File: flow/run.sh
#!/bin/bash
# the make line also repeats each setting of config.mk as NAME=value (left out here)
make -C /OpenROAD-flow-scripts/flow DESIGN_CONFIG=/design/flow/config.mk WORK_HOME=/design/flow/orfs CLKGATE_MAP_FILE= finish
File: flow/config.mk
export PLATFORM = sky130hd
export DESIGN_NAME = Datapath
export DESIGN_NICKNAME = Datapath
export VERILOG_FILES = /design/flow/design.v
export SDC_FILE = /design/flow/constraint.sdc
export NUM_CORES = 4
export LEC_CHECK = 0
export ABC_AREA = 1
export CAP_MARGIN = 20
export CORE_MARGIN = 2
export CORE_UTILIZATION = 67
export CTS_CLUSTER_DIAMETER = 35
export HOLD_SLACK_MARGIN = -0.08
export MAX_ROUTING_LAYER = met4
export SETUP_SLACK_MARGIN = 4.62
export SLEW_MARGIN = 20
File: flow/constraint.sdc
create_clock -name core_clock -period 42.2 [get_ports {clk}]
set_input_delay 8.4400 -clock core_clock [delete_from_list [all_inputs] [get_ports {clk}]]
set_output_delay 8.4400 -clock core_clock [all_outputs]
set_load 0.01 [all_outputs]
File: flow/design.v
`timescale 1ns / 1ps
module PC(
    input clk,                  
    input rst,                  
    input load,                 
    input [15:0] data,          
    output reg [15:0] count     
);
    always @(posedge clk or posedge rst) begin
        if (rst) begin
            count <= 16'b0;     
        end else if (load) begin
            count <= data;      
        end else begin
            count <= count + 1;  
        end
    end
endmodule
module ControlUnit (
    input [3:0] opcode,       
    output reg mem_read,      
    output reg mem_write,     
    output reg reg_write,     
    output reg [3:0] alu_op,  
    output reg pc_write,      
    output reg branch_eq,     
    output reg branch_ne,     
    output reg imm_load       
);
    always @(*) begin
        mem_read = 0;
        mem_write = 0;
        reg_write = 0;
        alu_op = 4'b0000;
        pc_write = 0;
        branch_eq = 0;
        branch_ne = 0;
        imm_load = 0;
        case (opcode)
            4'b0000: begin  
                alu_op = 4'b0000;  
                reg_write = 1;
            end
            4'b0001: begin  
                alu_op = 4'b0001;  
                reg_write = 1;
            end
            4'b0010: begin  
                alu_op = 4'b0010;  
                reg_write = 1;
            end
            4'b0011: begin  
                alu_op = 4'b0011;  
                reg_write = 1;
            end
            4'b0100: begin  
                alu_op = 4'b0100;  
                reg_write = 1;
            end
            4'b0101: begin  
                alu_op = 4'b0101;  
                reg_write = 1;
            end
            4'b0110: begin  
                alu_op = 4'b0110;  
                reg_write = 1;
            end
            4'b0111: begin  
                alu_op = 4'b0111;  
                reg_write = 1;
            end
            4'b1000: begin  
                alu_op = 4'b1000;  
                mem_read = 1;
                reg_write = 1;
            end
            4'b1001: begin  
                alu_op = 4'b1001;  
                mem_write = 1;
            end
            4'b1010: begin  
                alu_op = 4'b1010;  
                reg_write = 1;
            end
            4'b1011: begin  
                imm_load = 1;
                reg_write = 1;
            end
            4'b1100: begin  
                alu_op = 4'b1100;  
                pc_write = 1;
            end
            4'b1101: begin  
                alu_op = 4'b1101;  
                branch_eq = 1;
            end
            4'b1110: begin  
                alu_op = 4'b1110;  
                branch_ne = 1;
            end
            4'b1111: begin  
            end
            default: begin
                alu_op = 4'b0000;
            end
        endcase
        if (mem_write) begin
            pc_write = 0;  
        end
        if (mem_read) begin
            pc_write = 0;  
        end
    end
endmodule
`timescale 1ns / 1ps
module RegisterFile(
    input clk,                      
    input rst,                      
    input [3:0] read_addr1,         
    input [3:0] read_addr2,         
    input [3:0] write_addr,         
    input [15:0] write_data,        
    input write_enable,             
    output reg [15:0] read_data1,   
    output reg [15:0] read_data2    
);
    reg [15:0] registers [0:15];
    always @(*) begin
        read_data1 = registers[read_addr1];
        read_data2 = registers[read_addr2];
    end
    always @(posedge clk or posedge rst) begin
        if (rst) begin
         integer i;
            for (i = 0; i < 16; i = i + 1) begin
                registers[i] <= 16'b0;
            end
        end else if (write_enable) begin
            registers[write_addr] <= write_data;
        end
    end
endmodule
`timescale 1ns / 1ps
module alu(
    input clk,                
    input rst,                
    input load,               
    input en,                 
    input wr_en,              
    input [3:0] OPsel,        
    input [15:0] A,           
    input [15:0] B,           
    output reg [15:0] result,  
    output reg Z,             
    output reg N,             
    output reg C,             
    output reg V,             
    output [15:0] pc_out,     
    output [15:0] mem_data,   
    output        mem_en,      
    output        mem_wr_en,   
    output [15:0] mem_addr,    
    output [15:0] mem_wr_data, 
    input  [15:0] mem_rd_data  
);
    reg pc_load;  
    PC pc_inst(
        .clk(clk),
        .rst(rst),
        .load(pc_load),
        .data(B),        
        .count(pc_out)   
    );
    reg [15:0] wr_data;  
    assign mem_en      = en;
    assign mem_wr_en   = wr_en;
    assign mem_addr    = B;        
    assign mem_wr_data = wr_data;
    assign mem_data    = mem_rd_data;  
    always @(*) begin
        result = 16'b0;
        wr_data = A;
        pc_load = 0;
        Z = 0;
        N = 0;
        C = 0;
        V = 0;
        case (OPsel)
            4'b0000: begin  
                {C, result} = A + B;                 
                V = (~A[15] & ~B[15] & result[15]) | (A[15] & B[15] & ~result[15]);  
            end
            4'b0001: begin  
                {C, result} = A - B;                 
                V = (A[15] & ~B[15] & ~result[15]) | (~A[15] & B[15] & result[15]);  
            end
            4'b0010: result = A * B;                 
            4'b0011: result = (B != 0) ? A / B : 16'b0;  
            4'b0100: result = A & B;                 
            4'b0101: result = A | B;                 
            4'b0110: result = A ^ B;                 
            4'b0111: result = ~A;                    
            4'b1000: result = mem_data;              
            4'b1001: wr_data = A;                    
            4'b1100: begin                           
                pc_load = 1;                         
            end
            4'b1101: begin                           
                if (!Z)
                    pc_load = 1;                     
            end
            4'b1110: begin                           
                if (Z)
                    pc_load = 1;                     
            end
            4'b1111: ;                               
            default: result = 16'b0;                 
        endcase
        Z = (result == 16'b0) ? 1'b1 : 1'b0;   
        N = result[15];                        
    end
endmodule
`timescale 1ns / 1ps
module Datapath(
    input clk,
    input rst,
    input [15:0] gpio_in,
    output [15:0] gpio_out,
    output [15:0] imem_addr,
    input  [15:0] imem_rdata,
    output        dmem_en,
    output        dmem_we,
    output [15:0] dmem_addr,
    output [15:0] dmem_wdata,
    input  [15:0] dmem_rdata
);
    wire [15:0] instruction;
    wire [3:0] opcode;
    wire [3:0] rs1, rs2, rd;
    wire [15:0] imm;
    wire [15:0] A, B;
    wire [15:0] alu_result;
    wire [15:0] mem_data;
    wire [15:0] pc_out;
    wire mem_read, mem_write, reg_write, pc_write, branch_eq, branch_ne, imm_load;
    wire [3:0] alu_op;
    PC pc_inst (
        .clk(clk),
        .rst(rst),
        .load(pc_write),
        .data(alu_result),    
        .count(pc_out)
    );
    assign imem_addr = pc_out;
    assign instruction = imem_rdata;
    assign opcode = instruction[15:12];
    assign rs1 = instruction[11:8];
    assign rs2 = instruction[7:4];
    assign rd = instruction[3:0];
    assign imm = instruction[7:0];  
    ControlUnit cu (
        .opcode(opcode),
        .mem_read(mem_read),
        .mem_write(mem_write),
        .reg_write(reg_write),
        .alu_op(alu_op),
        .pc_write(pc_write),
        .branch_eq(branch_eq),
        .branch_ne(branch_ne),
        .imm_load(imm_load)
    );
    RegisterFile rf (
        .clk(clk),
        .rst(rst),
        .read_addr1(rs1),
        .read_addr2(rs2),
        .write_addr(rd),
        .write_data(alu_result),    
        .write_enable(reg_write),
        .read_data1(A),
        .read_data2(B)
    );
    alu alu_inst (
        .clk(clk),
        .rst(rst),
        .load(pc_write),
        .en(mem_read | mem_write),
        .wr_en(mem_write),
        .OPsel(alu_op),
        .A(A),
        .B(B),
        .result(alu_result),
        .Z(),
        .N(),
        .C(),
        .V(),
        .pc_out(),      
        .mem_data(mem_data),
        .mem_en(dmem_en),
        .mem_wr_en(dmem_we),
        .mem_addr(dmem_addr),
        .mem_wr_data(dmem_wdata),
        .mem_rd_data(dmem_rdata)
    );
    assign gpio_out = A;   
endmodule
==> impl_metrics.yaml, run 1 <==
# generated from flow reports
synth:
  topCellsByArea: "dfrtp_1 (25%), nand2_1 (15%), ha_1 (11%)"
  netlist_instances: 3864
  ys_sh_adder: 0.166
  fp_nets: 4231
  simple_gate_share: 0.285
  synth_cell_types: 65
  ys_cells: 3864
  syn_area_um2: 27500
  top_cell_area_share: 0.248
  yosysTopAreaCell: "dfrtp_1"
  async_reset_ff_frac: 1.00
  synthFlopType: "dfrtp_1"
  synthAoiAreaFrac: 0.103
  edf_count: 0
  ys_chip_area_um2: 27500
  ys_seq_frac: 0.248
  yosysWarningCount: 5
  mux_share: 0.0700
  logic_family: "simple AND/OR/NAND/NOR gates"
  syn_avg_cell_area_um2: 7.11
  common_cells: "nand2_1 (1133), inv_1 (471), nor2_1 (408)"
  yosysMostFrequentCell: "nand2_1"
  ys_ff: 272
  xor_area_frac: 0.0382
floorplan:
  io_pins: 116
  dieArea_um2: 42700
  core-area_um2: 40600
  die_h_um: 207
  fp.dieW_um: 207
  initial_core_util: 0.676
  rows: 74
clocking:
  cts_root_buf: "clkbuf_16"
  clkSinkCount: 272
  clockBufferDepth: 3
  cts_buffers: 37
  cts-htree-levels: 2
run_status:
  haltStage: "global routing"
  status: "aborted with a tool error"
  first-error: "[ERROR GRT-0232] Routing congestion too high. Check the congestion heatmap in the GUI."
place:
  io_buffers: 99
  dp_hpwl_mm: 73.8
  pre_cts_slack_ps: -749
  gp_congestion: 1.05
global_route:
  grt-ovfl-total: 471
  track_usage: 0.758
[repair_timing]
item / in CTS
cloned: 5
hold buffers: 0
pin swaps: 111
buffers inserted: 156
gates resized: 282
endpoints found under the setup margin: 32
[metal layers]
layer	GRT overflow	global-route usage
met1	31	0.771
met2	278	0.928
met3	17	0.558
met4	145	0.690
met5	-	-
[metrics by stage]
step | TNS, ps | cells | instance area (um2) | utilization
floorplan | 0 | 3864 | 27600 | -
global placement | 0 | 4461 | 29400 | 0.724
detailed placement | -10540 | 4463 | 29400 | 0.724
CTS | 0 | 4688 | 32900 | 0.810
==> run 2, diff against run 1 <==
Settings changed: ABC_AREA 1 to default, CORE_UTILIZATION 67 to 64, CTS_CLUSTER_DIAMETER 35 to default, HOLD_SLACK_MARGIN -0.08 to default, SETUP_SLACK_MARGIN 4.62 to default.
Clock period 42.2 ns to 32.5 ns, I/O delays scaled along.
==> run 2 against run 1 <==
  * The flow again stops in global routing
  * Die size rose by 7.6%
  * Synthesized cell count fell by 11%
  * Area after synthesis rose by 3.0%
==> impl_metrics.yaml, run 2 <==
# generated from flow reports
run_status:
  status: "aborted with a tool error"
  haltStage: "global routing"
  first-error: "[ERROR GRT-0232] Routing congestion too high. Check the congestion heatmap in the GUI."
floorplan:
  fp.dieW_um: 214
  core-area_um2: 43900
  initial_core_util: 0.644
  dieArea_um2: 45900
  io_pins: 116
  die_h_um: 214
  rows: 77
global_route:
  grt-ovfl-total: 1
  track_usage: 0.723
synth:
  xor_area_frac: 0.0380
  fp_nets: 3816
  synth_cell_types: 120
  top_cell_area_share: 0.241
  edf_count: 0
  yosysMostFrequentCell: "nand2_1"
  yosysWarningCount: 5
  synthFlopType: "dfrtp_1"
  async_reset_ff_frac: 1.00
  ys_sh_adder: 0.162
  syn_avg_cell_area_um2: 8.20
  netlist_instances: 3449
  common_cells: "nand2_1 (400), o21ai_0 (309), nor2_1 (296)"
  synthAoiAreaFrac: 0.242
  ys_ff: 272
  ys_seq_frac: 0.241
  simple_gate_share: 0.192
  topCellsByArea: "dfrtp_1 (24%), ha_1 (10%), fa_1 (5.7%)"
  logic_family: "AND-OR/OR-AND gates"
  yosysTopAreaCell: "dfrtp_1"
  syn_area_um2: 28300
  ys_chip_area_um2: 28300
  ys_cells: 3449
  mux_share: 0.0547
place:
  gp_congestion: 1.11
  pre_cts_slack_ps: -3900
  dp_hpwl_mm: 88.5
  place_area_um2: 34000
  io_buffers: 99
clocking:
  cts_root_buf: "clkbuf_16"
  clkSinkCount: 272
  cts_hold_buf: 0
  clockBufferDepth: 3
  cts-htree-levels: 1
  cts_buffers: 27
[run 2: through the flow]
| step | setup TNS (ps) | instances | utilization |
|---|---|---|---|
| after detailed placement | -101970 | 4517 | 0.775 |
| after global placement | -71690 | 4516 | 0.775 |
| after floorplan | -45870 | 3449 | - |
| after CTS | -20020 | 4688 | 0.839 |
[run 2: what timing repair did]
item | in CTS
pin swaps | 152
cloned | 2
endpoints found under the setup margin | 32
gates resized | 189
buffers inserted | 121
[run 2: per-layer routing]
metal | GRT usage | GRT overflow
met3 | 0.539 | 0
met5 | - | -
met2 | 0.865 | 0
met4 | 0.582 | 0
met1 | 0.777 | 1
==> run 3, diff against run 2 <==
Settings changed: CORE_MARGIN 2 to 9, CORE_UTILIZATION 64 to 47, CTS_CLUSTER_DIAMETER from default to 59, GPL_ROUTABILITY_DRIVEN from default to 0, HOLD_SLACK_MARGIN from default to -0.1, MAX_ROUTING_LAYER met4 to default, PLACE_DENSITY from default to 0.62, SETUP_SLACK_MARGIN from default to 5.0.
Clock period 32.5 ns to 36.5 ns, I/O delays scaled along.
==> run 3 against run 2 <==
  * The run now finishes clean
  * Die size increased by 51%
  * Area after synthesis unchanged
  * Synthesized cell count unchanged
==> impl_metrics.yaml, run 3 <==
# generated from flow reports
layout:
  seq_area_um2: 6810
  stdcell_count: 4795
  fill_cells: 5030
  nets: 4369
  syn_to_final_growth_pct: 30.6
  mi_logic_area_um2: 21200
synth:
  simple_gate_share: 0.192
  synth_cell_types: 120
  fp_nets: 3816
  synthFlopType: "dfrtp_1"
  ys_seq_frac: 0.241
  syn_area_um2: 28300
  yosysMostFrequentCell: "nand2_1"
  top_cell_area_share: 0.241
  xor_area_frac: 0.0380
  ys_ff: 272
  ys_cells: 3449
  common_cells: "nand2_1 (400), o21ai_0 (309), nor2_1 (296)"
  yosysWarningCount: 5
  netlist_instances: 3449
  yosysTopAreaCell: "dfrtp_1"
  ys_sh_adder: 0.162
  ys_chip_area_um2: 28300
  topCellsByArea: "dfrtp_1 (24%), ha_1 (10%), fa_1 (5.7%)"
  logic_family: "AND-OR/OR-AND gates"
  mux_share: 0.0547
  async_reset_ff_frac: 1.00
  syn_avg_cell_area_um2: 8.20
  edf_count: 0
  synthAoiAreaFrac: 0.242
critical_path:
  rrSetupSlack_ps: 7570
  path_class: "in -> reg"
  rr_worst_depth: 149
  reg2reg_from: "rf.registers[13][5]$_DFFE_PP0P_"
  crit_path_end: "rf.registers[4][0]$_DFFE_PP0P_"
  cp_top_family: "AND-OR/OR-AND gates"
  crit_path_top_delay_cell: "o41a_1"
  cp_num_buf_inv: 23
  cp_common_cell: "o21a_1"
  r2r-end: "rf.registers[4][0]$_DFFE_PP0P_"
  cp-start-kind: "input pin"
  cp_max_fo: 8
  end_kind: "register"
  worstSetupStartpoint: "imem_rdata[5]"
  crit_arrival_ps: 36010
  critPathMaxStageDelay_ps: 530
  worstSetupPathDepth: 154
  cp.required_ps: 36930
hold_path:
  min_from: "rf.registers[10][14]$_DFFE_PP0P_"
  whs_path_depth: 2
  holdPathEnd: "rf.registers[10][14]$_DFFE_PP0P_"
  hold_path_class: "reg -> reg"
clocking:
  cts-htree-levels: 1
  clockBufferDepth: 3
  cts_hold_buf: 0
  cts.clk_slew.worst_paths_ps: 70
  cts_buffers: 26
  worstSkewPairLatency_ps: 580
  clkSinkCount: 272
  cts_tree: "done"
  cts_root_buf: "clkbuf_16"
place:
  io_buffers: 99
  dp_hpwl_mm: 85.6
  pre_cts_slack_ps: -795
  dp.cells: 4601
global_route:
  grt_pass1_wl_mm: 182
  grt_max_degree: 142
  antenna_found_initial: 4
  track_usage: 0.334
  grt_pass1_vias: 30300
  grt-ovfl-total: 0
floorplan:
  dieArea_um2: 69400
  die_h_um: 263
  io_pins: 116
  initial_core_util: 0.478
  core-area_um2: 59200
  rows: 89
  fp.dieW_um: 263
drt:
  drtAntennaViolNets: 0
  wire_per_inst_um: 25.4
  routed_wirelength_mm: 122
  vias_per_cell: 6.49
  dr.pass1.iters: 8
  vias: 31100
  drc: 0
  drt_iter0_drc: 3868
sta:
  period_used_share: 0.975
  final-setup-viol-count: 0
  worst_pin_slew_ps: 1080
  finalMaxSlewViolations: 0
  relSlewSlack: 0.277
  period_needed_ps: 35580
  rsz0062_at_grt: "true"
  setup_ws_ps: 924
  fin_worst_skew_ps: 15.0
  fmax_mhz: 28.1
  hold_viol: 0
run_status:
  status: "no timing/DRC/antenna violations"
flow_run:
  warning_count: 69
  maxCapViolCount: 0
## run 3: cell type report
class,instances,area share
multi-input cells,2733,0.574
flip-flops and latches,272,0.184
repair buffers,754,0.171
well taps,773,0.0262
inverters,215,0.0223
clock buffers,37,0.0207
clock inverters,9,0.00213
diodes,2,0.000135
## run 3: per-layer routing
metal  share of wire  global-route usage  up-vias
li1                -                   -    13500
met1            0.39               0.440    14900
met2            0.42               0.501     2123
met3            0.13              0.0954      548
met4           0.060               0.153        4
met5         0.00018                   0        -
## run 3: metrics by stage
step	TNS, ps	utilization	hold WS (ps)	cell area, um2
floorplan	0	-	458	28800
global placement	-6310	0.564	481	33400
detailed placement	-12290	0.565	493	33400
CTS	0	0.610	505	36100
global route	-82.8	0.624	535	36900
finish	0	0.624	514	36900
## run 3: timing repair
item | 4_1_cts | 5_1_grt
buffers inserted | 94 | 45
gates resized | 224 | 87
setup endpoints to repair | 48 | 48
pin swaps | 131 | 58
gates cloned | 7 | 0
==> run 4, diff against run 3 <==
Settings changed: CELL_PAD_IN_SITES_GLOBAL_PLACEMENT from default to 0, CORE_MARGIN 9 to 2, CORE_UTILIZATION 47 to 71, CTS_CLUSTER_DIAMETER 59 to default, GPL_ROUTABILITY_DRIVEN 0 to 1, HOLD_SLACK_MARGIN -0.1 to default, MIN_ROUTING_LAYER from default to met1, PLACE_DENSITY 0.62 to 0.77, SLEW_MARGIN 20 to 30.
Clock period 36.5 ns to 30.4 ns, I/O delays scaled along.
==> run 4 against run 3 <==
  * The flow now stops in global routing
  * Die size down 40%
  * Synthesized cell count unchanged
  * Area after synthesis unchanged
==> impl_metrics.yaml, run 4 <==
# generated from flow reports
run_status:
  status: "aborted with a tool error"
  haltStage: "global routing"
  first-error: "[ERROR GRT-0116] Global routing finished with congestion. Check the congestion regions in the DRC Viewer."
clocking:
  clockBufferDepth: 3
  cts_root_buf: "clkbuf_16"
  cts-htree-levels: 1
  clkSinkCount: 272
  cts_buffers: 25
synth:
  syn_avg_cell_area_um2: 8.20
  top_cell_area_share: 0.241
  yosysTopAreaCell: "dfrtp_1"
  syn_area_um2: 28300
  xor_area_frac: 0.0380
  synthAoiAreaFrac: 0.242
  yosysMostFrequentCell: "nand2_1"
  edf_count: 0
  synthFlopType: "dfrtp_1"
  mux_share: 0.0547
  simple_gate_share: 0.192
  fp_nets: 3816
  ys_chip_area_um2: 28300
  yosysWarningCount: 5
  logic_family: "AND-OR/OR-AND gates"
  topCellsByArea: "dfrtp_1 (24%), ha_1 (10%), fa_1 (5.7%)"
  ys_sh_adder: 0.162
  ys_seq_frac: 0.241
  ys_ff: 272
  synth_cell_types: 120
  async_reset_ff_frac: 1.00
  common_cells: "nand2_1 (400), o21ai_0 (309), nor2_1 (296)"
  netlist_instances: 3449
  ys_cells: 3449
place:
  gp_congestion: 1.10
  io_buffers: 99
  pre_cts_slack_ps: -5290
  dp_hpwl_mm: 85.7
global_route:
  grt-ovfl-total: 2
  track_usage: 0.782
floorplan:
  initial_core_util: 0.715
  fp.dieW_um: 204
  rows: 73
  dieArea_um2: 41500
  core-area_um2: 39500
  die_h_um: 204
  io_pins: 116
-- run 4: metrics by stage --
| stage | area (um2) | std cells | hold slack, ps |
|---|---|---|---|
| 2_1_floorplan | 28800 | 3449 | 458 |
| 3_3_place_gp | 34000 | 4466 | 479 |
| 3_5_place_dp | 34000 | 4466 | 490 |
| 4_1_cts | 36900 | 4667 | 509 |
-- run 4: repair_timing --
item / CTS
pin swaps: 113
endpoints found under the setup margin: 96
hold buffers: 0
setup buffers: 152
gates cloned: 3
gates resized: 186
-- run 4: routing by layer --
layer,track usage,overflow
met4,0.709,2
met3,0.662,0
met1,0.796,0
met2,0.930,0
met5,0.402,0
==> run 5, diff against run 4 <==
Settings changed: CORE_MARGIN 2 to 3, CORE_UTILIZATION 71 to 56, PLACE_DENSITY 0.77 to default, SETUP_SLACK_MARGIN 5.0 to -2.0.
Clock period 30.4 ns to 26.9 ns, I/O delays scaled along.
==> run 5 against run 4 <==
  * The layout now fails its checks (setup timing)
  * Synthesized cell count is the same
  * Die size grew 28%
  * Area after synthesis is the same
==> impl_metrics.yaml, run 5 <==
# generated from flow reports
drt:
  drc: 0
  drt_iter0_drc: 4698
  wire_per_inst_um: 26.1
  drtAntennaViolNets: 0
  dr.pass1.iters: 9
  vias_per_cell: 6.69
  vias: 33100
  routed_wirelength_mm: 129
flow_run:
  maxCapViolCount: 0
  warning_count: 71
synth:
  syn_avg_cell_area_um2: 8.20
  fp_nets: 3816
  common_cells: "nand2_1 (400), o21ai_0 (309), nor2_1 (296)"
  ys_seq_frac: 0.241
  yosysWarningCount: 5
  top_cell_area_share: 0.241
  synth_cell_types: 120
  ys_chip_area_um2: 28300
  synthFlopType: "dfrtp_1"
  async_reset_ff_frac: 1.00
  edf_count: 0
  ys_cells: 3449
  yosysTopAreaCell: "dfrtp_1"
  synthAoiAreaFrac: 0.242
  mux_share: 0.0547
  ys_sh_adder: 0.162
  logic_family: "AND-OR/OR-AND gates"
  netlist_instances: 3449
  xor_area_frac: 0.0380
  ys_ff: 272
  topCellsByArea: "dfrtp_1 (24%), ha_1 (10%), fa_1 (5.7%)"
  syn_area_um2: 28300
  simple_gate_share: 0.192
  yosysMostFrequentCell: "nand2_1"
critical_path:
  rrSetupSlack_ps: -1460
  reg2reg_from: "rf.registers[10][15]$_DFFE_PP0P_"
  cp_num_buf_inv: 14
  cp_common_cell: "o21a_1"
  crit_arrival_ps: 33790
  crit_path_end: "rf.registers[14][0]$_DFFE_PP0P_"
  cp_max_fo: 16
  path_class: "in -> reg"
  critPathMaxStageDelay_ps: 810
  crit_path_top_delay_cell: "or4b_2"
  cp-start-kind: "input pin"
  end_kind: "register"
  worstSetupStartpoint: "imem_rdata[4]"
  cp_top_family: "AND-OR/OR-AND gates"
  worstSetupPathDepth: 144
  rr_worst_depth: 142
  r2r-end: "rf.registers[14][0]$_DFFE_PP0P_"
  cp.required_ps: 27320
clocking:
  cts_root_buf: "clkbuf_16"
  cts-htree-levels: 1
  cts_hold_buf: 0
  cts_buffers: 26
  cts.clk_slew.worst_paths_ps: 70
  clkSinkCount: 272
  clockBufferDepth: 3
  worstSkewPairLatency_ps: 580
  cts_tree: "done"
hold_path:
  whs_path_depth: 2
  min_from: "rf.registers[4][10]$_DFFE_PP0P_"
  holdPathEnd: "rf.registers[4][10]$_DFFE_PP0P_"
  hold_path_class: "reg -> reg"
place:
  place_area_um2: 36200
  io_buffers: 99
  gp_congestion: 1.08
  dp.cells: 4875
  dp_hpwl_mm: 93.9
layout:
  stdcell_count: 4942
  final_cell_area_um2: 37700
  fill_cells: 3700
  fin_util: 0.762
  syn_to_final_growth_pct: 33.1
  nets: 4625
sta:
  period_needed_ps: 33380
  rsz0062_at_grt: "true"
  relSlewSlack: 0.209
  worst_pin_slew_ps: 1180
  hold_viol: 0
  final-setup-viol-count: 64
  period_used_share: 1.24
  fin_worst_skew_ps: 31.8
  setup_ws_ps: -6480
  finalMaxSlewViolations: 0
  fmax_mhz: 30.0
floorplan:
  rows: 81
  initial_core_util: 0.572
  io_pins: 116
  dieArea_um2: 53300
  fp.dieW_um: 231
  die_h_um: 231
  core-area_um2: 49500
run_status:
  status: "complete, but fails checks"
  violations: "setup timing"
global_route:
  antenna_found_initial: 4
  grt_pass1_vias: 32800
  grt_max_degree: 129
  track_usage: 0.472
  grt_pass1_wl_mm: 193
  grt-ovfl-total: 0
run 5: cell type report:
cell class	count	area, um2	share of cell area
Multi-Input combinational cell	2732	20300	0.538
Timing Repair Buffer	1011	8010	0.213
Sequential cell	272	6810	0.181
Tap cell	664	831	0.0221
Inverter	215	828	0.0220
Clock buffer	39	801	0.0213
Clock inverter	7	116	0.00309
Antenna cell	2	5.00	0.000133
run 5: through the flow:
step	setup TNS, ps	setup WS [ps]	hold slack [ps]
2_1_floorplan	-251630	-6840	458
3_3_place_gp	-241420	-6570	480
3_5_place_dp	-289640	-7470	498
4_1_cts	-197970	-5860	512
5_1_grt	-311190	-7850	555
6_report	-230360	-6480	517
run 5: per-layer routing:
layer	global-route usage	part of all wire	vias up
met4	0.248	0.067	4
met3	0.161	0.15	693
li1	-	-	14000
met5	0	0.00021	-
met1	0.621	0.37	15700
met2	0.686	0.41	2640
run 5: repair_timing:
item,4_1_cts,5_1_grt
pin swaps,21,7
resized,57,18
setup buffers,13,11
setup endpoints to repair,48,64
cloned,0,0
==> run 6, diff against run 5 <==
Settings changed: ABC_AREA from default to 1, CELL_PAD_IN_SITES_GLOBAL_PLACEMENT 0 to default, CORE_MARGIN 3 to 2, CORE_UTILIZATION 56 to 65, GPL_ROUTABILITY_DRIVEN 1 to default, MAX_ROUTING_LAYER from default to met4, MIN_ROUTING_LAYER met1 to default, SETUP_SLACK_MARGIN -2.0 to default, SLEW_MARGIN 30 to 20, TNS_END_PERCENT from default to 5.
Clock period 26.9 ns to 31.7 ns, I/O delays scaled along.
==> run 6 against run 5 <==
  * The flow now stops in global routing
  * Synthesized cell count grew 12%
  * Die size down 17%
  * Area after synthesis decreased by 2.9%
==> impl_metrics.yaml, run 6 <==
# generated from flow reports
synth:
  ys_chip_area_um2: 27500
  mux_share: 0.0700
  syn_area_um2: 27500
  top_cell_area_share: 0.248
  syn_avg_cell_area_um2: 7.11
  fp_nets: 4231
  async_reset_ff_frac: 1.00
  logic_family: "simple AND/OR/NAND/NOR gates"
  xor_area_frac: 0.0382
  synth_cell_types: 65
  ys_cells: 3864
  edf_count: 0
  synthFlopType: "dfrtp_1"
  simple_gate_share: 0.285
  ys_ff: 272
  yosysWarningCount: 5
  common_cells: "nand2_1 (1133), inv_1 (471), nor2_1 (408)"
  ys_seq_frac: 0.248
  ys_sh_adder: 0.166
  topCellsByArea: "dfrtp_1 (25%), nand2_1 (15%), ha_1 (11%)"
  netlist_instances: 3864
  yosysMostFrequentCell: "nand2_1"
  yosysTopAreaCell: "dfrtp_1"
  synthAoiAreaFrac: 0.103
place:
  dp_hpwl_mm: 79.8
  pre_cts_slack_ps: -5710
  io_buffers: 99
  gp_congestion: 1.05
  dp.cells: 4986
floorplan:
  io_pins: 116
  die_h_um: 210
  initial_core_util: 0.657
  rows: 75
  fp.dieW_um: 210
  dieArea_um2: 43900
  core-area_um2: 41900
clocking:
  cts_hold_buf: 0
  clkSinkCount: 272
  cts_root_buf: "clkbuf_16"
  cts_buffers: 25
  cts-htree-levels: 1
  clockBufferDepth: 3
run_status:
  haltStage: "global routing"
  first-error: "[ERROR GRT-0116] Global routing finished with congestion. Check the congestion regions in the DRC Viewer."
  status: "aborted with a tool error"
global_route:
  track_usage: 0.690
  grt-ovfl-total: 13
## run 6: routing by layer
metal,GRT usage,GRT overflow
met2,0.880,3
met3,0.462,0
met4,0.603,9
met1,0.712,1
met5,-,-
## run 6: stage by stage
step	utilization	area, um2	setup TNS [ps]	hold WS, ps
after global placement	0.805	33700	-102280	466
after detailed placement	0.805	33700	-172610	486
after floorplan	-	27800	-71680	496
after CTS	0.867	36300	-77430	495
## run 6: what timing repair did
action | CTS
pin swaps | 114
buffers inserted | 176
setup endpoints to repair | 48
endpoints found under the hold margin | 0
gates resized | 126
cloned | 1
==> run 7, diff against run 6 <==
Settings changed: ABC_AREA 1 to default, CORE_UTILIZATION 65 to 67, CTS_CLUSTER_DIAMETER from default to 35, SETUP_SLACK_MARGIN from default to 4.62, TNS_END_PERCENT 5 to default.
Clock period 31.7 ns to 35.9 ns, I/O delays scaled along.
==> run 7 against run 6 <==
  * Now fails the layout checks on setup timing
  * Synthesized cell count down 11%
  * Area after synthesis up 3.0%
  * Die size down 0.12%
==> impl_metrics.yaml, run 7 <==
# generated from flow reports
sta:
  relSlewSlack: 0.341
  fmax_mhz: 26.5
  period_needed_ps: 37670
  finalMaxSlewViolations: 0
  rsz0062_at_grt: "true"
  hold_ws_ps: 507
  period_used_share: 1.05
  setup_ws_ps: -1770
  worst_pin_slew_ps: 989
  hold_viol: 0
  final-setup-viol-count: 16
  fin_worst_skew_ps: 16.6
critical_path:
  cp_max_fo: 16
  path_class: "in -> reg"
  cp_common_cell: "o21a_1"
  r2r-end: "rf.registers[2][0]$_DFFE_PP0P_"
  end_kind: "register"
  rr_worst_depth: 149
  rrSetupSlack_ps: 4820
  crit_path_end: "rf.registers[2][0]$_DFFE_PP0P_"
  cp-start-kind: "input pin"
  critPathMaxStageDelay_ps: 480
  crit_arrival_ps: 38120
  cp_num_buf_inv: 16
  worstSetupStartpoint: "imem_rdata[5]"
  crit_path_top_delay_cell: "o41a_1"
  worstSetupPathDepth: 155
  cp_top_family: "AND-OR/OR-AND gates"
  cp.required_ps: 36350
  reg2reg_from: "rf.registers[14][15]$_DFFE_PP0P_"
synth:
  top_cell_area_share: 0.241
  yosysWarningCount: 5
  netlist_instances: 3449
  mux_share: 0.0547
  synthFlopType: "dfrtp_1"
  yosysTopAreaCell: "dfrtp_1"
  simple_gate_share: 0.192
  async_reset_ff_frac: 1.00
  synth_cell_types: 120
  xor_area_frac: 0.0380
  syn_area_um2: 28300
  synthAoiAreaFrac: 0.242
  edf_count: 0
  fp_nets: 3816
  ys_cells: 3449
  common_cells: "nand2_1 (400), o21ai_0 (309), nor2_1 (296)"
  syn_avg_cell_area_um2: 8.20
  ys_ff: 272
  ys_seq_frac: 0.241
  logic_family: "AND-OR/OR-AND gates"
  yosysMostFrequentCell: "nand2_1"
  topCellsByArea: "dfrtp_1 (24%), ha_1 (10%), fa_1 (5.7%)"
  ys_sh_adder: 0.162
  ys_chip_area_um2: 28300
layout:
  nets: 4319
  stdcell_count: 4540
  syn_to_final_growth_pct: 29.6
global_route:
  track_usage: 0.587
  busiest_layer: "met2"
  grt_pass1_vias: 33200
  grt_pass1_wl_mm: 191
  grt_use_met3: 0.275
  antenna_found_initial: 12
  grt_max_degree: 129
  met2_usage: 0.782
  grt-ovfl-total: 0
  grtUsageMet1: 0.707
clocking:
  cts_root_buf: "clkbuf_16"
  worstSkewPairLatency_ps: 590
  cts_tree: "done"
  clockBufferDepth: 3
  cts.clk_slew.worst_paths_ps: 60
  clkSinkCount: 272
  cts_buffers: 31
  cts-htree-levels: 1
run_status:
  violations: "setup timing"
  status: "complete, but fails checks"
drt:
  wire_per_inst_um: 29.9
  drtAntennaViolNets: 0
  drc: 0
  vias_per_cell: 7.58
  drt_iter0_drc: 7320
  vias: 34400
  dr.pass1.iters: 28
  routed_wirelength_mm: 136
place:
  dp_hpwl_mm: 83.7
  dp.cells: 4308
  gp_congestion: 1.08
  io_buffers: 99
floorplan:
  core-area_um2: 41900
  die_h_um: 210
  dieArea_um2: 43900
  io_pins: 116
  rows: 75
  initial_core_util: 0.676
  fp.dieW_um: 210
hold_path:
  whs_path_depth: 2
  hold_path_class: "reg -> reg"
  min_from: "rf.registers[7][8]$_DFFE_PP0P_"
  holdPathEnd: "rf.registers[7][8]$_DFFE_PP0P_"
flow_run:
  warning_count: 71
  maxCapViolCount: 0
[run 7: cell type report]
class	instances	area, um2
Tap cell	539	674
Sequential cell	272	6810
Multi-Input combinational cell	2732	21200
Timing Repair Buffer	700	6040
Clock buffer	35	831
Fill cell	2095	5170
Inverter	215	823
Clock inverter	22	264
Antenna cell	25	62.6
[run 7: per-stage QoR]
stage | util | area [um2] | worst slack [ps] | TNS [ps]
floorplan | - | 28800 | 361 | 0
global placement | 0.781 | 32700 | -47.8 | -585
detailed placement | 0.782 | 32700 | -766 | -11800
CTS | 0.852 | 35700 | 1600 | 0
global route | 0.876 | 36700 | -2600 | -51830
finish | 0.876 | 36700 | -1770 | -27460
[run 7: repair_timing]
item	4_1_cts	5_1_grt
pin swaps	101	103
gates resized	212	128
cloned	7	2
setup endpoints to repair	48	48
buffers inserted	92	48
hold buffers	0	0
[run 7: routing by layer]
| metal | part of all wire | vias up |
|---|---|---|
| met2 | 0.38 | 3801 |
| met4 | 0.10 | 0 |
| met3 | 0.20 | 1510 |
| met5 | 0 | - |
| met1 | 0.32 | 15600 |
| li1 | - | 13500 |
==> run 8, diff against run 7 <==
Settings changed: CELL_PAD_IN_SITES_GLOBAL_PLACEMENT from default to 0, CORE_MARGIN 2 to 3, CORE_UTILIZATION 67 to 66, CTS_CLUSTER_DIAMETER 35 to default, GPL_ROUTABILITY_DRIVEN from default to 1, MIN_ROUTING_LAYER from default to met1, SETUP_SLACK_MARGIN 4.62 to -2.0, SLEW_MARGIN 20 to 30.
Clock period 35.9 ns to 33.0 ns, I/O delays scaled along.
==> run 8 against run 7 <==
  * The layout still fails its checks (setup timing)
  * Non-clock buffer count rose by 43
  * Register-to-register slack got worse by 1400 ps
  * Sequential share of layout area up 0.63 points
  * Global-route usage down 4.0 points
  * Critical path type unchanged
  * Critical endpoint is now rf.registers[5][0]$_DFFE_PP0P_
==> impl_metrics.yaml, run 8 <==
# generated from flow reports
run_status:
  status: "complete, but fails checks"
  violations: "setup timing"
synth:
  mux_share: 0.0547
  syn_area_um2: 28300
  synth_cell_types: 120
  ys_chip_area_um2: 28300
  ys_ff: 272
  xor_area_frac: 0.0380
  async_reset_ff_frac: 1.00
  ys_sh_adder: 0.162
  synthFlopType: "dfrtp_1"
  ys_seq_frac: 0.241
  topCellsByArea: "dfrtp_1 (24%), ha_1 (10%), fa_1 (5.7%)"
  yosysWarningCount: 5
  ys_cells: 3449
  edf_count: 0
  logic_family: "AND-OR/OR-AND gates"
  simple_gate_share: 0.192
  synthAoiAreaFrac: 0.242
  yosysTopAreaCell: "dfrtp_1"
  top_cell_area_share: 0.241
  common_cells: "nand2_1 (400), o21ai_0 (309), nor2_1 (296)"
  netlist_instances: 3449
  syn_avg_cell_area_um2: 8.20
  yosysMostFrequentCell: "nand2_1"
  fp_nets: 3816
layout:
  fin_util: 0.842
  mi_logic_area_um2: 20300
  syn_to_final_growth_pct: 25.4
  final_cell_area_um2: 35500
  seq_area_um2: 6810
  nets: 4357
  fill_cells: 2538
drt:
  drtAntennaViolNets: 0
  dr.pass1.iters: 9
  drt-met1-wl_mm: 42.3
  wl_met3_mm: 21.5
  routed_wirelength_mm: 125
  maxUsedRoutingLayer: "met4"
  drc: 0
  vias_per_cell: 7.28
  vias: 33200
  met2WireLength_mm: 50.1
  wire_per_inst_um: 27.4
  drt_iter0_drc: 6356
global_route:
  grt_pass1_vias: 32700
  antenna_found_initial: 6
  track_usage: 0.547
  grt_max_degree: 132
  grt_pass1_wl_mm: 184
  grt-ovfl-total: 0
critical_path:
  end_kind: "register"
  cp-start-kind: "input pin"
  crit_path_end: "rf.registers[5][0]$_DFFE_PP0P_"
  r2r-end: "rf.registers[5][0]$_DFFE_PP0P_"
  rr_worst_depth: 144
  cp_top_family: "AND-OR/OR-AND gates"
  worstSetupStartpoint: "imem_rdata[5]"
  cp.required_ps: 33370
  cp_num_buf_inv: 19
  reg2reg_from: "rf.registers[13][5]$_DFFE_PP0P_"
  critPathMaxStageDelay_ps: 490
  crit_arrival_ps: 36180
  crit_path_top_delay_cell: "o41ai_4"
  path_class: "in -> reg"
  cp_max_fo: 15
  cp_common_cell: "o21a_1"
  worstSetupPathDepth: 149
  rrSetupSlack_ps: 3400
floorplan:
  core-area_um2: 42100
  dieArea_um2: 45400
  rows: 75
  die_h_um: 213
  io_pins: 116
  initial_core_util: 0.672
  fp.dieW_um: 213
sta:
  rsz0062_at_grt: "true"
  period_used_share: 1.08
  period_needed_ps: 35800
  final-setup-viol-count: 32
  fmax_mhz: 27.9
  worst_pin_slew_ps: 1110
  finalMaxSlewViolations: 0
  relSlewSlack: 0.258
  hold_ws_ps: 504
  fin_worst_skew_ps: 10.7
  hold_viol: 0
  setup_ws_ps: -2800
clocking:
  cts_buffers: 25
  worstSkewPairLatency_ps: 560
  clockBufferDepth: 3
  cts.clk_slew.worst_paths_ps: 70
  clkSinkCount: 272
  cts-htree-levels: 1
  cts_tree: "done"
  cts_root_buf: "clkbuf_16"
place:
  io_buffers: 99
  dp_hpwl_mm: 87.9
  gp_congestion: 1.10
  pre_cts_slack_ps: -3510
  place_area_um2: 33900
flow_run:
  warning_count: 69
  maxCapViolCount: 0
hold_path:
  holdPathEnd: "rf.registers[7][14]$_DFFE_PP0P_"
  min_from: "rf.registers[7][14]$_DFFE_PP0P_"
  hold_path_class: "reg -> reg"
  whs_path_depth: 2
[run 8: through the flow]
| step | setup TNS, ps | cells |
|---|---|---|
| CTS | -37210 | 4526 |
| global placement | -55410 | 4466 |
| detailed placement | -84060 | 4466 |
| finish | -60670 | 4556 |
| floorplan | -36870 | 3449 |
| global route | -95630 | 4553 |
[run 8: routing by layer]
layer,vias up,track usage
met3,1132,0.219
met5,-,-
met1,15300,0.663
met4,0,0.346
met2,3229,0.757
li1,13500,-
[run 8: area by class of cell]
class | instances | share of cell area
Inverter | 215 | 0.0233
Sequential cell | 272 | 0.192
Tap cell | 539 | 0.0190
Antenna cell | 10 | 0.000705
Clock inverter | 12 | 0.00409
Multi-Input combinational cell | 2733 | 0.573
Clock buffer | 32 | 0.0195
Timing Repair Buffer | 743 | 0.168
[run 8: timing repair]
| item | CTS | global route |
|---|---|---|
| pin swaps | 19 | 51 |
| resized | 33 | 55 |
| hold buffers | 0 | 0 |
| setup endpoints to repair | 16 | 32 |
| cloned | 1 | 1 |
| endpoints found under the hold margin | 0 | 0 |
| setup buffers | 20 | 22 |
==> run 9, diff against run 8 <==
Settings changed: CAP_MARGIN 20 to 35, CELL_PAD_IN_SITES_GLOBAL_PLACEMENT 0 to 2, CORE_ASPECT_RATIO from default to 1.22, CORE_MARGIN 3 to 2, CORE_UTILIZATION 66 to 25, CTS_CLUSTER_DIAMETER from default to 52, GPL_TIMING_DRIVEN from default to 1, MAX_ROUTING_LAYER met4 to met5, MIN_ROUTING_LAYER met1 to default, SLEW_MARGIN 30 to 20.
Clock period 33.0 ns to 47.9 ns, I/O delays scaled along.
==> run 9 against run 8 <==
  * Sequential share of layout area is 1.7 points higher
  * Now clean on timing, DRC and antenna
  * Hold slack worse by 4.3 ps
  * Die size went up to 2.6 times the previous value
  * Non-clock buffer count shrank 456
  * Critical endpoint is now rf.registers[11][0]$_DFFE_PP0P_
  * Largest cell class unchanged
==> impl_metrics.yaml, run 9 <==
# generated from flow reports
critical_path:
  worstSetupStartpoint: "imem_rdata[5]"
  rrSetupSlack_ps: 12950
  r2r-end: "rf.registers[11][0]$_DFFE_PP0P_"
  cp_max_fo: 18
  path_class: "in -> reg"
  cp_num_buf_inv: 13
  rr_worst_depth: 139
  crit_arrival_ps: 45480
  cp_common_cell: "o21a_1"
  worstSetupPathDepth: 141
  critPathMaxStageDelay_ps: 730
  reg2reg_from: "rf.registers[10][14]$_DFFE_PP0P_"
  cp.required_ps: 48370
  end_kind: "register"
  cp_top_family: "AND-OR/OR-AND gates"
  cp-start-kind: "input pin"
  crit_path_top_delay_cell: "nor2_1"
  crit_path_end: "rf.registers[11][0]$_DFFE_PP0P_"
drt:
  drt_iter0_drc: 2100
  wire_per_inst_um: 27.0
  routed_wirelength_mm: 137
  vias_per_cell: 5.34
  wl_met3_mm: 5.35
  drtAntennaViolNets: 0
  met2WireLength_mm: 67.4
  dr.pass1.iters: 6
  vias: 27100
  maxUsedRoutingLayer: "met4"
  drt-met1-wl_mm: 58.3
  drc: 0
  diodes: 0
sta:
  period_used_share: 0.940
  rsz0062_at_grt: "false"
  final-setup-viol-count: 0
  hold_ws_ps: 500
  fin_worst_skew_ps: 27.1
  period_needed_ps: 45010
  finalMaxSlewViolations: 0
  hold_viol: 0
  worst_pin_slew_ps: 964
  fmax_mhz: 22.2
  final.setup.tns_ps: 0
  relSlewSlack: 0.356
synth:
  yosysMostFrequentCell: "nand2_1"
  synthAoiAreaFrac: 0.242
  simple_gate_share: 0.192
  synth_cell_types: 120
  syn_area_um2: 28300
  netlist_instances: 3449
  logic_family: "AND-OR/OR-AND gates"
  ys_sh_adder: 0.162
  common_cells: "nand2_1 (400), o21ai_0 (309), nor2_1 (296)"
  yosysTopAreaCell: "dfrtp_1"
  topCellsByArea: "dfrtp_1 (24%), ha_1 (10%), fa_1 (5.7%)"
  async_reset_ff_frac: 1.00
  edf_count: 0
  ys_cells: 3449
  ys_ff: 272
  mux_share: 0.0547
  synthFlopType: "dfrtp_1"
  xor_area_frac: 0.0380
  ys_seq_frac: 0.241
  top_cell_area_share: 0.241
  ys_chip_area_um2: 28300
  yosysWarningCount: 5
  fp_nets: 3816
  syn_avg_cell_area_um2: 8.20
global_route:
  grt_pass1_vias: 27100
  antenna_found_initial: 0
  grt-ovfl-total: 0
  grt_max_degree: 105
  grt_pass1_wl_mm: 197
  track_usage: 0.232
floorplan:
  io_pins: 116
  rows: 136
  core-area_um2: 112000
  fp.dieW_um: 309
  initial_core_util: 0.252
  die_h_um: 376
  dieArea_um2: 116000
layout:
  fill_cells: 12300
  syn_to_final_growth_pct: 15.2
  nets: 3905
clocking:
  worstSkewPairLatency_ps: 630
  clkSinkCount: 272
  post_cts_buffers: 0
  clockBufferDepth: 3
  cts-resized-gates: 0
  cts-htree-levels: 1
  cts_buffers: 30
  cts_hold_buf: 0
  cts.clk_slew.worst_paths_ps: 70
  cts_tree: "done"
  cts_root_buf: "clkbuf_16"
hold_path:
  whs_path_depth: 2
  holdPathEnd: "rf.registers[10][10]$_DFFE_PP0P_"
  hold_path_class: "reg -> reg"
  min_from: "rf.registers[10][10]$_DFFE_PP0P_"
flow_run:
  warning_count: 65
  maxCapViolCount: 0
place:
  gp_congestion: 0.882
  io_buffers: 99
  dp_hpwl_mm: 98.3
run_status:
  status: "no timing/DRC/antenna violations"
## run 9: per-layer routing
metal | vias up | track usage
met1 | 13500 | 0.292
met3 | 213 | 0.0173
met5 | - | 0
li1 | 12600 | -
met4 | 0 | 0.0865
met2 | 756 | 0.412
## run 9: area by class of cell
| cell class | instances | area [um2] | share of cell area |
|---|---|---|---|
| well taps | 1518 | 1900 | 0.0583 |
| multi-input cells | 2732 | 19700 | 0.603 |
| clock buffers | 42 | 826 | 0.0253 |
| inverters | 215 | 817 | 0.0251 |
| flip-flops and latches | 272 | 6810 | 0.209 |
| repair buffers | 287 | 2480 | 0.0761 |
| clock inverters | 9 | 93.8 | 0.00288 |
## run 9: through the flow
stage	std cells	worst slack (ps)	util	area, um2
after floorplan	3449	7440	-	28300
after global placement	5012	2270	0.280	31500
after detailed placement	5021	2630	0.281	31600
after CTS	5072	3110	0.289	32500
after global routing	5075	491	0.290	32600
final	5075	2890	0.290	32600
==> run 10, diff against run 9 <==
Settings changed: ABC_AREA from default to 1, CAP_MARGIN 35 to 20, CELL_PAD_IN_SITES_GLOBAL_PLACEMENT 2 to default, CORE_ASPECT_RATIO 1.22 to default, CORE_UTILIZATION 25 to 52, CTS_CLUSTER_DIAMETER 52 to default, GPL_ROUTABILITY_DRIVEN 1 to default, GPL_TIMING_DRIVEN 1 to default, MAX_ROUTING_LAYER met5 to default, SETUP_SLACK_MARGIN -2.0 to default.
Clock period 47.9 ns to 39.6 ns, I/O delays scaled along.
==> run 10 against run 9 <==
  * Cell count is 6.0% lower
  * Still clean on timing, DRC and antenna
  * Final area is 1.7% lower
==> impl_metrics.yaml, run 10 <==
# generated from flow reports
run_status:
  status: "no timing/DRC/antenna violations"
drt:
  routed_wirelength_mm: 107
  drc: 0
  vias: 27600
  drtAntennaViolNets: 0
  wire_per_inst_um: 22.3
  diodes: 0
  dr.pass1.iters: 5
  vias_per_cell: 5.78
  drt_iter0_drc: 2465
layout:
  final_cell_area_um2: 32000
  mi_logic_area_um2: 18900
  fill_cells: 4880
  syn_to_final_growth_pct: 16.5
  seq_area_um2: 6810
  nets: 4433
synth:
  syn_area_um2: 27500
  synthAoiAreaFrac: 0.103
  edf_count: 0
  ys_ff: 272
  netlist_instances: 3864
  yosysWarningCount: 5
  mux_share: 0.0700
  yosysTopAreaCell: "dfrtp_1"
  synth_cell_types: 65
  ys_chip_area_um2: 27500
  simple_gate_share: 0.285
  async_reset_ff_frac: 1.00
  ys_seq_frac: 0.248
  xor_area_frac: 0.0382
  top_cell_area_share: 0.248
  synthFlopType: "dfrtp_1"
  syn_avg_cell_area_um2: 7.11
  fp_nets: 4231
  topCellsByArea: "dfrtp_1 (25%), nand2_1 (15%), ha_1 (11%)"
  ys_cells: 3864
  common_cells: "nand2_1 (1133), inv_1 (471), nor2_1 (408)"
  logic_family: "simple AND/OR/NAND/NOR gates"
  yosysMostFrequentCell: "nand2_1"
  ys_sh_adder: 0.166
critical_path:
  cp_num_buf_inv: 21
  critPathMaxStageDelay_ps: 390
  cp_top_family: "simple AND/OR/NAND/NOR gates"
  crit_path_end: "rf.registers[7][0]$_DFFE_PP0P_"
  end_kind: "register"
  path_class: "in -> reg"
  crit_path_top_delay_cell: "a221o_2"
  cp_common_cell: "nand2_1"
  r2r-end: "rf.registers[7][0]$_DFFE_PP0P_"
  cp.required_ps: 40040
  worstSetupStartpoint: "imem_rdata[7]"
  rrSetupSlack_ps: 9560
  crit_arrival_ps: 38010
  cp-start-kind: "input pin"
  rr_worst_depth: 239
  worstSetupPathDepth: 244
  reg2reg_from: "rf.registers[9][4]$_DFFE_PP0P_"
  cp_max_fo: 16
place:
  io_buffers: 99
  place_area_um2: 30100
  gp_congestion: 0.949
  dp_hpwl_mm: 76.8
sta:
  period_needed_ps: 37570
  final.setup.tns_ps: 0
  final-setup-viol-count: 0
  hold_viol: 0
  fin_worst_skew_ps: 12.3
  fmax_mhz: 26.6
  period_used_share: 0.949
  hold_ws_ps: 486
  relSlewSlack: 0.232
  worst_pin_slew_ps: 1140
  finalMaxSlewViolations: 0
global_route:
  grt-ovfl-total: 0
  antenna_found_initial: 1
  grt_pass1_vias: 26700
  track_usage: 0.386
  grt_pass1_wl_mm: 158
  grt_max_degree: 175
clocking:
  cts-htree-levels: 1
  cts.clk_slew.worst_paths_ps: 70
  cts_root_buf: "clkbuf_16"
  clockBufferDepth: 3
  clkSinkCount: 272
  cts_tree: "done"
  cts_buffers: 27
  worstSkewPairLatency_ps: 560
floorplan:
  rows: 84
  die_h_um: 234
  core-area_um2: 52400
  io_pins: 116
  dieArea_um2: 54700
  initial_core_util: 0.524
  fp.dieW_um: 234
flow_run:
  maxCapViolCount: 0
  warning_count: 65
hold_path:
  hold_path_class: "reg -> reg"
  holdPathEnd: "pc_inst.count[0]$_DFF_PP0_"
  whs_path_depth: 1
  min_from: "pc_inst.count[0]$_DFF_PP0_"
-- run 10: cell type report --
cell class / count / share of cell area
multi-input cells: 2979 / 0.592
flip-flops and latches: 272 / 0.213
repair buffers: 308 / 0.0816
inverters: 478 / 0.0566
well taps: 688 / 0.0269
clock buffers: 35 / 0.0236
clock inverters: 13 / 0.00696
-- run 10: repair_timing --
| action | 4_1_cts | 5_1_grt |
|---|---|---|
| pin swaps | 2 | 60 |
| endpoints found under the setup margin | 16 | 32 |
| hold buffers | 0 | 0 |
| gates resized | 21 | 160 |
| buffers inserted | 2 | 39 |
-- run 10: per-layer routing --
layer | global-route usage | wire length, um | up-vias
li1 | - | - | 12800
met1 | 0.477 | 41700 | 13100
met2 | 0.647 | 49100 | 1233
met3 | 0.0550 | 8660 | 388
met4 | 0.218 | 7060 | 2
met5 | 0 | 11 | -
-- run 10: stage by stage --
stage / std cells / util / setup WS [ps]
detailed placement: 4683 / 0.574 / -1540
global route: 4773 / 0.610 / -257
floorplan: 3864 / - / 1300
global placement: 4683 / 0.574 / -562
finish: 4773 / 0.610 / 2030
CTS: 4733 / 0.594 / 14.3
==> run 11, diff against run 10 <==
Settings changed: ABC_AREA 1 to default, CORE_UTILIZATION 52 to 68, CTS_CLUSTER_SIZE from default to 41, HOLD_SLACK_MARGIN from default to -0.08, MAX_ROUTING_LAYER from default to met4.
Clock period 39.6 ns to 36.6 ns, I/O delays scaled along.
==> run 11 against run 10 <==
  * Critical path type unchanged
  * Now fails the layout checks on setup timing
  * Routed wire length increased by 27%
  * Clock skew increased by 5.3 ps
  * Setup slack got worse by 3200 ps
  * Flip-flop count unchanged
  * Die size decreased by 21%
  * Largest cell class unchanged
  * Cell count decreased by 4.1%
  * Synthesized cell count decreased by 11%
  * First-iteration DRC count increased to 3.0 times the previous value
  * Final area increased by 13%
  * Register-to-register slack got worse by 4000 ps
==> impl_metrics.yaml, run 11 <==
# generated from flow reports
clocking:
  cts_buffers: 25
  cts-htree-levels: 1
  clockBufferDepth: 3
  cts.clk_slew.worst_paths_ps: 70
  worstSkewPairLatency_ps: 560
  clkSinkCount: 272
  cts_tree: "done"
  cts_root_buf: "clkbuf_16"
sta:
  fin_worst_skew_ps: 17.6
  fmax_mhz: 26.5
  worst_pin_slew_ps: 1400
  hold_viol: 0
  period_used_share: 1.03
  relSlewSlack: 0.0669
  finalMaxSlewViolations: 0
  final-setup-viol-count: 16
  period_needed_ps: 37750
  setup_ws_ps: -1150
  rsz0062_at_grt: "true"
  hold_ws_ps: 503
critical_path:
  reg2reg_from: "rf.registers[8][15]$_DFFE_PP0P_"
  cp_num_buf_inv: 21
  crit_arrival_ps: 38160
  critPathMaxStageDelay_ps: 560
  cp_common_cell: "o21a_1"
  cp.required_ps: 37000
  crit_path_end: "rf.registers[4][0]$_DFFE_PP0P_"
  worstSetupStartpoint: "imem_rdata[7]"
  cp_top_family: "AND-OR/OR-AND gates"
  r2r-end: "rf.registers[4][0]$_DFFE_PP0P_"
  worstSetupPathDepth: 157
  crit_path_top_delay_cell: "nor2_1"
  cp_max_fo: 12
  rr_worst_depth: 153
  path_class: "in -> reg"
  cp-start-kind: "input pin"
  end_kind: "register"
  rrSetupSlack_ps: 5580
global_route:
  grt_pass1_wl_mm: 183
  grt_pass1_vias: 32200
  track_usage: 0.564
  grt_max_degree: 122
  grt-ovfl-total: 0
  antenna_found_initial: 7
layout:
  nets: 4382
  fill_cells: 2034
  fin_util: 0.884
  syn_to_final_growth_pct: 27.9
synth:
  common_cells: "nand2_1 (400), o21ai_0 (309), nor2_1 (296)"
  syn_avg_cell_area_um2: 8.20
  ys_chip_area_um2: 28300
  topCellsByArea: "dfrtp_1 (24%), ha_1 (10%), fa_1 (5.7%)"
  synthFlopType: "dfrtp_1"
  async_reset_ff_frac: 1.00
  xor_area_frac: 0.0380
  synthAoiAreaFrac: 0.242
  logic_family: "AND-OR/OR-AND gates"
  fp_nets: 3816
  yosysWarningCount: 5
  simple_gate_share: 0.192
  netlist_instances: 3449
  ys_cells: 3449
  syn_area_um2: 28300
  ys_seq_frac: 0.241
  yosysTopAreaCell: "dfrtp_1"
  synth_cell_types: 120
  edf_count: 0
  yosysMostFrequentCell: "nand2_1"
  ys_sh_adder: 0.162
  ys_ff: 272
  mux_share: 0.0547
  top_cell_area_share: 0.241
drt:
  vias: 34900
  vias_per_cell: 7.62
  drtAntennaViolNets: 0
  wire_per_inst_um: 29.6
  drt_iter0_drc: 7357
  dr.pass1.iters: 15
  drc: 0
  routed_wirelength_mm: 135
floorplan:
  initial_core_util: 0.691
  fp.dieW_um: 208
  io_pins: 116
  rows: 74
  core-area_um2: 40900
  dieArea_um2: 43300
  die_h_um: 208
place:
  pre_cts_slack_ps: -1800
  io_buffers: 99
  gp_congestion: 1.15
  dp_hpwl_mm: 86.0
run_status:
  violations: "setup timing"
  status: "complete, but fails checks"
hold_path:
  whs_path_depth: 2
  hold_path_class: "reg -> reg"
  holdPathEnd: "rf.registers[14][6]$_DFFE_PP0P_"
  min_from: "rf.registers[14][6]$_DFFE_PP0P_"
flow_run:
  maxCapViolCount: 0
  warning_count: 70
## run 11: through the flow
stage               TNS [ps]  cells  area (um2)
global placement      -15330   4446       33500
CTS                        0   4492       34600
finish                -17170   4575       36200
global route          -26120   4570       36200
floorplan                  0   3449       28400
detailed placement    -28050   4447       33500
## run 11: area by class of cell
cell class | instances | area (um2) | area share
flip-flops and latches | 272 | 6810 | 0.188
well taps | 532 | 666 | 0.0184
clock inverters | 6 | 80.1 | 0.00221
repair buffers | 768 | 6290 | 0.174
multi-input cells | 2733 | 20800 | 0.574
inverters | 215 | 823 | 0.0227
clock buffers | 35 | 723 | 0.0200
diodes | 14 | 35.0 | 0.000968
## run 11: per-layer routing
layer | global-route usage | share of wire | vias to the layer above
li1 | - | - | 13500
met1 | 0.676 | 0.32 | 15900
met2 | 0.765 | 0.39 | 3943
met3 | 0.250 | 0.19 | 1497
met4 | 0.363 | 0.11 | 0
met5 | - | 0 | -
## run 11: what timing repair did
| action | 4_1_cts | 5_1_grt |
|---|---|---|
| hold buffers | 0 | 0 |
| buffers inserted | 3 | 66 |
| gates cloned | 1 | 5 |
| setup endpoints to repair | 16 | 32 |
| pin swaps | 14 | 126 |
| gates resized | 44 | 216 |
==> run 12, diff against run 11 <==
Settings changed: ABC_AREA from default to 1, CORE_UTILIZATION 68 to 72, CTS_CLUSTER_SIZE 41 to default, HOLD_SLACK_MARGIN -0.08 to default, PLACE_DENSITY_LB_ADDON from default to 0.2.
==> run 12 against run 11 <==
  * The run now fails in global routing
  * Die size shrank 8.1%
  * Area after synthesis shrank 2.9%
  * Synthesized cell count grew 12%
==> impl_metrics.yaml, run 12 <==
# generated from flow reports
synth:
  ys_seq_frac: 0.248
  simple_gate_share: 0.285
  top_cell_area_share: 0.248
  topCellsByArea: "dfrtp_1 (25%), nand2_1 (15%), ha_1 (11%)"
  yosysWarningCount: 5
  syn_avg_cell_area_um2: 7.11
  async_reset_ff_frac: 1.00
  xor_area_frac: 0.0382
  logic_family: "simple AND/OR/NAND/NOR gates"
  ys_sh_adder: 0.166
  synthAoiAreaFrac: 0.103
  netlist_instances: 3864
  yosysMostFrequentCell: "nand2_1"
  ys_ff: 272
  ys_chip_area_um2: 27500
  synthFlopType: "dfrtp_1"
  ys_cells: 3864
  edf_count: 0
  common_cells: "nand2_1 (1133), inv_1 (471), nor2_1 (408)"
  synth_cell_types: 65
  mux_share: 0.0700
  yosysTopAreaCell: "dfrtp_1"
  fp_nets: 4231
  syn_area_um2: 27500
run_status:
  haltStage: "global routing"
  first-error: "[ERROR GRT-0232] Routing congestion too high. Check the congestion heatmap in the GUI."
  status: "aborted with a tool error"
place:
  dp_hpwl_mm: 75.3
  dp.cells: 4812
  pre_cts_slack_ps: -1730
  io_buffers: 99
  gp_congestion: 1.09
clocking:
  cts_buffers: 27
  clkSinkCount: 272
  cts_root_buf: "clkbuf_16"
  cts-htree-levels: 1
  clockBufferDepth: 3
global_route:
  grt-ovfl-total: 144
  track_usage: 0.796
floorplan:
  fp.dieW_um: 199
  io_pins: 116
  dieArea_um2: 39700
  die_h_um: 199
  rows: 71
  initial_core_util: 0.730
  core-area_um2: 37700
run 12: layer usage:
metal	GRT usage	GRT overflow
met4	0.774	53
met1	0.785	4
met5	-	-
met2	0.943	77
met3	0.637	10
run 12: what timing repair did:
item                       in CTS
pin swaps                      35
setup buffers                  18
setup endpoints to repair      16
gates resized                  69
hold buffers                    0
run 12: stage by stage:
step	TNS, ps	cell area [um2]	hold slack, ps
after CTS	0	33400	511
after detailed placement	-28620	32200	479
after global placement	-10150	32200	471
after floorplan	0	27600	496
